## riscv_core
module riscv_core(
    input           sys_clk         ,
    input           sys_rst_n       ,
    output  reg     led_test        ,
    output          iram_cs         ,
    output  [11:0]  iram_addr       ,
    input   [31:0]  iram_rdata      ,
    output          dram_cs         ,
    output  [3:0]   dram_we         ,
    output  [11:0]  dram_addr       ,
    output  [31:0]  dram_wdata      ,
    input   [31:0]  dram_rdata      
);
Size in the first run: roughly 8,200 cells after synthesis, about 130 I/O pins.
Settings: LEC_CHECK=0, CAP_MARGIN=20, CELL_PAD_IN_SITES_DETAIL_PLACEMENT=1, CELL_PAD_IN_SITES_GLOBAL_PLACEMENT=1, CORE_MARGIN=2, CORE_UTILIZATION=30, GPL_ROUTABILITY_DRIVEN=1, GPL_TIMING_DRIVEN=0, HOLD_SLACK_MARGIN=-0.1, MAX_ROUTING_LAYER=met4, PLACE_DENSITY=0.45, SLEW_MARGIN=10; clock period 10.0 ns.
run.sh (not shown) runs the stock make flow with config.mk's settings and CLKGATE_MAP_FILE=.
Rerun with:
==> flow/config.mk (replaced) <==
export PLATFORM = sky130hd
export DESIGN_NAME = riscv_core
export DESIGN_NICKNAME = riscv_core
export VERILOG_FILES = /design/flow/design.v
export SDC_FILE = /design/flow/constraint.sdc
export NUM_CORES = 4
export LEC_CHECK = 0
export CAP_MARGIN = 20
export CELL_PAD_IN_SITES_DETAIL_PLACEMENT = 0
export CELL_PAD_IN_SITES_GLOBAL_PLACEMENT = 1
export CORE_MARGIN = 2
export CORE_UTILIZATION = 47
export GPL_ROUTABILITY_DRIVEN = 1
export PLACE_DENSITY = 0.45
export SLEW_MARGIN = 20
==> flow/constraint.sdc (replaced) <==
create_clock -name core_clock -period 5.85 [get_ports {sys_clk}]
set_input_delay 1.1700 -clock core_clock [delete_from_list [all_inputs] [get_ports {sys_clk}]]
set_output_delay 1.1700 -clock core_clock [all_outputs]
set_load 0.01 [all_outputs]
The changed run finished with timing, DRC and antenna clean.
Die area came out lower by 36%.
Synthesized cell count stays the same.
Total power came out higher by about 60%.
Worst setup slack got worse by 120 ps.
Non-clock buffer count came out lower by 296.
Final area came out lower by 3.4%.
Clock-buffer cell count came out lower by 14.
Hold slack got worse by 38 ps.
Register-to-register slack got worse by 1900 ps.
Rerun with:
--- a/flow/config.mk
+++ b/flow/config.mk
@@ -7,8 +7,8 @@
 export LEC_CHECK = 0
 export CAP_MARGIN = 20
-export CELL_PAD_IN_SITES_DETAIL_PLACEMENT = 0
+export CELL_PAD_IN_SITES_DETAIL_PLACEMENT = 1
 export CELL_PAD_IN_SITES_GLOBAL_PLACEMENT = 1
 export CORE_MARGIN = 2
-export CORE_UTILIZATION = 47
+export CORE_UTILIZATION = 30
 export GPL_ROUTABILITY_DRIVEN = 1
 export PLACE_DENSITY = 0.45
==> flow/constraint.sdc (replaced) <==
create_clock -name core_clock -period 11.8 [get_ports {sys_clk}]
set_input_delay 2.3600 -clock core_clock [delete_from_list [all_inputs] [get_ports {sys_clk}]]
set_output_delay 2.3600 -clock core_clock [all_outputs]
set_load 0.01 [all_outputs]
Total power came out lower by 50%.
Hold slack gets better by 39 ps.
Worst setup slack gets better by 3400 ps.
Non-clock buffer count goes down by 518.
Sequential cell count stays the same.
Global-route usage shrinks by 13 points.
Area after synthesis is unchanged.
Via count went down by 5.4%.
Rerun with:
==> flow/constraint.sdc (replaced) <==
create_clock -name core_clock -period 10.0 [get_ports {sys_clk}]
set_input_delay 2.0000 -clock core_clock [delete_from_list [all_inputs] [get_ports {sys_clk}]]
set_output_delay 2.0000 -clock core_clock [all_outputs]
set_load 0.01 [all_outputs]
After rerunning: Core utilization grows by 0.23 points. Sequential power rises by 18%. Wire length goes up by 1.1%. Final cell count is about the same. Via count barely changes. Synthesized cell count stays the same. Synthesized area stays the same. Flip-flop count stays the same. Setup slack gets worse by 1100 ps. Power grows by 19%.
Rerun with:
--- a/flow/config.mk
+++ b/flow/config.mk
@@ -13,3 +13,4 @@
 export GPL_ROUTABILITY_DRIVEN = 1
 export PLACE_DENSITY = 0.45
+export SETUP_SLACK_MARGIN = 1.44
 export SLEW_MARGIN = 20
==> flow/constraint.sdc (replaced) <==
create_clock -name core_clock -period 7.76 [get_ports {sys_clk}]
set_input_delay 1.5520 -clock core_clock [delete_from_list [all_inputs] [get_ports {sys_clk}]]
set_output_delay 1.5520 -clock core_clock [all_outputs]
set_load 0.01 [all_outputs]
Result:
- The changed run finished with timing, DRC and antenna clean
- clock skew decreases by 43 ps
- synthesized area stays the same
- cell area increases by a few percent
- hold slack is worse by 25 ps
- combinational power increases by a quarter to a third
- count of clock-buffer cells in the layout decreases by 3
- via count increases slightly
- global-route usage decreases by 0.19 points
Rerun with:
==> flow/config.mk (replaced) <==
export PLATFORM = sky130hd
export DESIGN_NAME = riscv_core
export DESIGN_NICKNAME = riscv_core
export VERILOG_FILES = /design/flow/design.v
export SDC_FILE = /design/flow/constraint.sdc
export NUM_CORES = 4
export LEC_CHECK = 0
export CAP_MARGIN = 10
export CELL_PAD_IN_SITES_DETAIL_PLACEMENT = 1
export CELL_PAD_IN_SITES_GLOBAL_PLACEMENT = 1
export CORE_MARGIN = 2
export CORE_UTILIZATION = 40
export GPL_ROUTABILITY_DRIVEN = 1
export MIN_ROUTING_LAYER = met1
export SETUP_SLACK_MARGIN = 1.94
export SLEW_MARGIN = 20
export TNS_END_PERCENT = 15
==> flow/constraint.sdc (replaced) <==
create_clock -name core_clock -period 9.87 [get_ports {sys_clk}]
set_input_delay 1.9740 -clock core_clock [delete_from_list [all_inputs] [get_ports {sys_clk}]]
set_output_delay 1.9740 -clock core_clock [all_outputs]
set_load 0.01 [all_outputs]
What happened: The new run went through all stages and came out clean; core utilization increases by 10 points; non-clock buffer count decreases by 158; synthesized area is unchanged; critical path depth decreases by 9; via count increases by about 2.3%.

* * *

willow:
Starting RTL as in the previous note.
Settings: LEC_CHECK=0, CAP_MARGIN=20, CELL_PAD_IN_SITES_DETAIL_PLACEMENT=1, CELL_PAD_IN_SITES_GLOBAL_PLACEMENT=1, CORE_MARGIN=2, CORE_UTILIZATION=59, GPL_ROUTABILITY_DRIVEN=1, GPL_TIMING_DRIVEN=1, PLACE_DENSITY=0.39, SLEW_MARGIN=35, TNS_END_PERCENT=95; clock period 5.68 ns.
Run status, willow: aborted in 5_1_grt, error GRT-0116
Modified inputs, sierra compared to willow
- a deleted PLACE_DENSITY that had been 0.39
- a deleted TNS_END_PERCENT that had been 95
- an added SETUP_SLACK_MARGIN of 1.1
- a deleted GPL_ROUTABILITY_DRIVEN that had been 1
- a deleted GPL_TIMING_DRIVEN that had been 1
- a change of CORE_UTILIZATION from 59 to 40
- a change of SLEW_MARGIN from 35 to 20
- a deleted CELL_PAD_IN_SITES_DETAIL_PLACEMENT that had been 1
- a deleted CELL_PAD_IN_SITES_GLOBAL_PLACEMENT that had been 1
- a change of the clock period (ns, I/O delays scaled along) from 5.68 to 4.4
[summary]
- Every stage of sierra finished as expected; the final checks, on the other hand, flagged negative hold slack, negative setup slack, which means the layout fails.
- Looking at core footprint, sierra sits 0.059 mm2 above willow.
- Changes observed in sierra relative to willow: HPWL reported at the end of detailed placement shows an increase of 8.1%; Yosys chip area shows no meaningful change; die size shows an increase of 47%; total nets after synthesis shows no meaningful change; die extent in x shows an increase of 21%.
- Between willow and sierra, the flow reports number of buffers inserted during clock tree synthesis increasing by a few percent.
Here is what was changed in the inputs of juniper compared with sierra.
- CELL_PAD_IN_SITES_GLOBAL_PLACEMENT: unset -> 1
- CELL_PAD_IN_SITES_DETAIL_PLACEMENT: unset -> 0
- GPL_ROUTABILITY_DRIVEN: unset -> 1
- CORE_UTILIZATION: 40 -> 46
- PLACE_DENSITY_LB_ADDON: unset -> 0.12
- SETUP_SLACK_MARGIN: 1.1 -> unset
- the clock period (ns, I/O delays scaled along): 4.4 -> 4.81
==> comparison <==
When the final numbers for sierra and juniper were put side by side, the number of rows in the core area turned out to be smaller in juniper. juniper completed end to end; final checks failed (negative setup slack). sierra ended up with dram_rdata[31] as its launch point of the critical path; juniper ended up with u_mem_wb.alu_ex_result_line_out[0]$_DFF_PN0_. juniper vs sierra: cell resize tally after clock tree synthesis down by more than half. Slack of the critical path: juniper vs sierra up 0.43 ns. sierra → juniper: multiplexer fraction of the synthesized cell area has remained practically unchanged, total setup buffers inserted after CTS dropped 68, cell count shrank by 827, number of clock buffers inserted by TritonCTS fell by about 2%.
For yarrow, these inputs were changed with respect to juniper:
- PLACE_DENSITY_LB_ADDON removed (was 0.12)
- CORE_UTILIZATION changed from 46 to 30
- CELL_PAD_IN_SITES_DETAIL_PLACEMENT changed from 0 to 1
- PLACE_DENSITY newly set to 0.45
- the clock period (ns, I/O delays scaled along) changed from 4.81 to 7.76
## What came out
yarrow finished every step from synthesis to the final layout, and the layout passed the timing, DRC and antenna checks.
Of yarrow and juniper, it is yarrow that has the lower global router's overall resource usage.
Comparing yarrow and juniper, total power is lower on yarrow.
Of yarrow and juniper, the run reporting the lower final worst-path cycle share was yarrow.
On number of instances resized during post-cts repair: yarrow sits below juniper.
Final cell area excluding filler cells was lower in yarrow than in juniper.
What harbor does differently from yarrow at the input level:
- swapping 30 for 18 in CORE_UTILIZATION
==> results <==
Going from yarrow to harbor, final setup slack of the worst path shrinks by 0.21 ns. Delta (harbor minus yarrow): count of clock-net buffers in the final layout went up; global router's overall resource usage went down; clock share of power went down; reported combinational group power went up; mean number of vias per cell went down.
#### Input delta (zinc over harbor)
- CELL_PAD_IN_SITES_DETAIL_PLACEMENT changed from 1 to 0
- SETUP_SLACK_MARGIN newly set to 1.6
- CORE_UTILIZATION changed from 18 to 61
- CELL_PAD_IN_SITES_GLOBAL_PLACEMENT changed from 1 to 0
- the clock period (ns, I/O delays scaled along) changed from 7.76 to 5.51
--- outcome ---
In zinc the area of the chip turned out 70% lower than in harbor. [zinc] count of cells resized by post-cts repair rose 588 relative to harbor. For zinc, the flow was terminated by a tool error in 5_1_grt and produced no final design. In zinc, the core utilization at floorplan came out 43 points above the value in harbor. Die height for zinc: about 45% down relative to harbor. Between harbor and zinc, the post-detailed-placement cell area is lower for harbor. The lower die width came out of zinc. The area fraction in compound gates of zinc and that of harbor are within noise of each other.

* * *

Setup of lagoon:
riscv_core again, from the RTL that the note above started with.
export LEC_CHECK = 0
export ABC_AREA = 1
export CAP_MARGIN = 20
export CELL_PAD_IN_SITES_DETAIL_PLACEMENT = 0
export CELL_PAD_IN_SITES_GLOBAL_PLACEMENT = 0
export CORE_ASPECT_RATIO = 0.5
export CORE_MARGIN = 2
export CORE_UTILIZATION = 72
export CTS_CLUSTER_DIAMETER = 400
export CTS_CLUSTER_SIZE = 94
export GPL_ROUTABILITY_DRIVEN = 1
export PLACE_DENSITY = 0.35
export SETUP_SLACK_MARGIN = 1.03
export SLEW_MARGIN = 20
create_clock -name core_clock -period 3.48 [get_ports {sys_clk}]
lagoon: it failed during 5_1_grt, and the tool reported GRT-0116.
--- input diff lagoon..raven ---
# lagoon
export LEC_CHECK = 0
export ABC_AREA = 1
export CAP_MARGIN = 20
export CELL_PAD_IN_SITES_DETAIL_PLACEMENT = 0
export CELL_PAD_IN_SITES_GLOBAL_PLACEMENT = 0
export CORE_ASPECT_RATIO = 0.5
export CORE_MARGIN = 2
export CORE_UTILIZATION = 72
export CTS_CLUSTER_DIAMETER = 400
export CTS_CLUSTER_SIZE = 94
export GPL_ROUTABILITY_DRIVEN = 1
export PLACE_DENSITY = 0.35
export SETUP_SLACK_MARGIN = 1.03
export SLEW_MARGIN = 20
create_clock -name core_clock -period 3.48 [get_ports {sys_clk}]
# raven
export LEC_CHECK = 0
export ABC_AREA = 1
export CAP_MARGIN = 20
export CELL_PAD_IN_SITES_DETAIL_PLACEMENT = 0
export CELL_PAD_IN_SITES_GLOBAL_PLACEMENT = 0
export CORE_ASPECT_RATIO = 0.5
export CORE_MARGIN = 2
export CORE_UTILIZATION = 72
export CTS_CLUSTER_DIAMETER = 348
export CTS_CLUSTER_SIZE = 55
export GPL_ROUTABILITY_DRIVEN = 1
export PLACE_DENSITY = 0.45
export SETUP_SLACK_MARGIN = 1.03
export SLEW_MARGIN = 20
create_clock -name core_clock -period 3.48 [get_ports {sys_clk}]
Findings:
FAIL raven @ 4_1_cts: tool exited with error. Status: die extent in y parity (raven, lagoon). lagoon -> raven: share of async-settable or async-resettable flops after synthesis delta 0, exact match. Going from lagoon to raven, post-synthesis cell count ~0 delta; die extent in x ~0 delta; area share of fa/ha/maj cells after synthesis ~0 delta. For total core area, lagoon and raven come out practically identical.
The inputs of nickel differ from those of raven as listed below.
# raven
export LEC_CHECK = 0
export ABC_AREA = 1
export CAP_MARGIN = 20
export CELL_PAD_IN_SITES_DETAIL_PLACEMENT = 0
export CELL_PAD_IN_SITES_GLOBAL_PLACEMENT = 0
export CORE_ASPECT_RATIO = 0.5
export CORE_MARGIN = 2
export CORE_UTILIZATION = 72
export CTS_CLUSTER_DIAMETER = 348
export CTS_CLUSTER_SIZE = 55
export GPL_ROUTABILITY_DRIVEN = 1
export PLACE_DENSITY = 0.45
export SETUP_SLACK_MARGIN = 1.03
export SLEW_MARGIN = 20
create_clock -name core_clock -period 3.48 [get_ports {sys_clk}]
# nickel
export LEC_CHECK = 0
export ABC_AREA = 1
export CAP_MARGIN = 20
export CELL_PAD_IN_SITES_DETAIL_PLACEMENT = 0
export CELL_PAD_IN_SITES_GLOBAL_PLACEMENT = 0
export CORE_ASPECT_RATIO = 0.5
export CORE_MARGIN = 2
export CORE_UTILIZATION = 72
export CTS_CLUSTER_DIAMETER = 395
export CTS_CLUSTER_SIZE = 96
export GPL_ROUTABILITY_DRIVEN = 1
export PLACE_DENSITY = 0.45
export SETUP_SLACK_MARGIN = 0.68
export SLEW_MARGIN = 20
create_clock -name core_clock -period 3.58 [get_ports {sys_clk}]
==> comparison <==
In the summary table, nickel is marked failed, with error GRT-0116 raised in 5_1_grt. raven and nickel ended up with nearly the same number of instances in the placed design. Looking at final weighted congestion of routability-driven global placement across raven and nickel, the one that comes out lower is raven. Floorplan net count: raven vs nickel, no meaningful difference. Yosys cell count of nickel is on par with raven. From nickel to raven, overall die height did not move at all. Re worst slack after detailed placement: raven was lower than nickel. Yosys chip area: nickel vs raven identical. Cell area after placement essentially unchanged between raven and nickel. Taking raven as the reference, in nickel area of the mapped netlist flat; half-perimeter wire length of the detailed placement result up about 1.4%; number of register bits inferred by synthesis flat.
#### Input delta (maple over nickel)
# nickel
export LEC_CHECK = 0
export ABC_AREA = 1
export CAP_MARGIN = 20
export CELL_PAD_IN_SITES_DETAIL_PLACEMENT = 0
export CELL_PAD_IN_SITES_GLOBAL_PLACEMENT = 0
export CORE_ASPECT_RATIO = 0.5
export CORE_MARGIN = 2
export CORE_UTILIZATION = 72
export CTS_CLUSTER_DIAMETER = 395
export CTS_CLUSTER_SIZE = 96
export GPL_ROUTABILITY_DRIVEN = 1
export PLACE_DENSITY = 0.45
export SETUP_SLACK_MARGIN = 0.68
export SLEW_MARGIN = 20
create_clock -name core_clock -period 3.58 [get_ports {sys_clk}]
# maple
export LEC_CHECK = 0
export CAP_MARGIN = 20
export CELL_PAD_IN_SITES_DETAIL_PLACEMENT = 0
export CELL_PAD_IN_SITES_GLOBAL_PLACEMENT = 0
export CORE_MARGIN = 2
export CORE_UTILIZATION = 72
export CTS_CLUSTER_DIAMETER = 349
export GPL_ROUTABILITY_DRIVEN = 1
export PLACE_DENSITY = 0.45
export SLEW_MARGIN = 20
create_clock -name core_clock -period 3.58 [get_ports {sys_clk}]
### Flow results
- maple: it failed during 4_1_cts, and the tool reported DPL-0038.
- [maple] effective utilization at floorplan rose 0.18 points relative to nickel
- Between maple and nickel, die size is higher for nickel, maple comes in under that.
- As of maple, synthesized netlist cell count had fallen by more than 10% compared to nickel.
- [maple vs nickel] worst-case setup slack after placement: lower in maple
What garnet does differently from maple at the input level:
# maple
export LEC_CHECK = 0
export CAP_MARGIN = 20
export CELL_PAD_IN_SITES_DETAIL_PLACEMENT = 0
export CELL_PAD_IN_SITES_GLOBAL_PLACEMENT = 0
export CORE_MARGIN = 2
export CORE_UTILIZATION = 72
export CTS_CLUSTER_DIAMETER = 349
export GPL_ROUTABILITY_DRIVEN = 1
export PLACE_DENSITY = 0.45
export SLEW_MARGIN = 20
create_clock -name core_clock -period 3.58 [get_ports {sys_clk}]
# garnet
export LEC_CHECK = 0
export CAP_MARGIN = 20
export CELL_PAD_IN_SITES_DETAIL_PLACEMENT = 0
export CELL_PAD_IN_SITES_GLOBAL_PLACEMENT = 1
export CORE_MARGIN = 2
export CORE_UTILIZATION = 52
export CTS_CLUSTER_SIZE = 20
export GPL_ROUTABILITY_DRIVEN = 1
export PLACE_DENSITY = 0.45
export SETUP_SLACK_MARGIN = 1.32
export SLEW_MARGIN = 20
create_clock -name core_clock -period 4.95 [get_ports {sys_clk}]
Results
garnet -> stages 100% | layout checks FAIL | setup timing
Any difference in count of pins on the block boundary between garnet and maple is small enough to ignore.
Row count: garnet vs maple up 21
Diff maple -> garnet: number of synthesized register bits held, average instance area after synthesis shows no meaningful change, die area up 0.040 mm^2, chip area line of the yosys report comparable.
Looking at core area across both flows, garnet is the weaker of the two, with maple ahead.
The final weighted congestion in routability-driven placement number comes out lower for garnet vs maple.
Total half-perimeter wirelength after legalization and detailed placement delta (garnet − maple): favourable
| yosys cell count | garnet vs maple | ≈ equal |
Power and IR drop assume default switching activity.
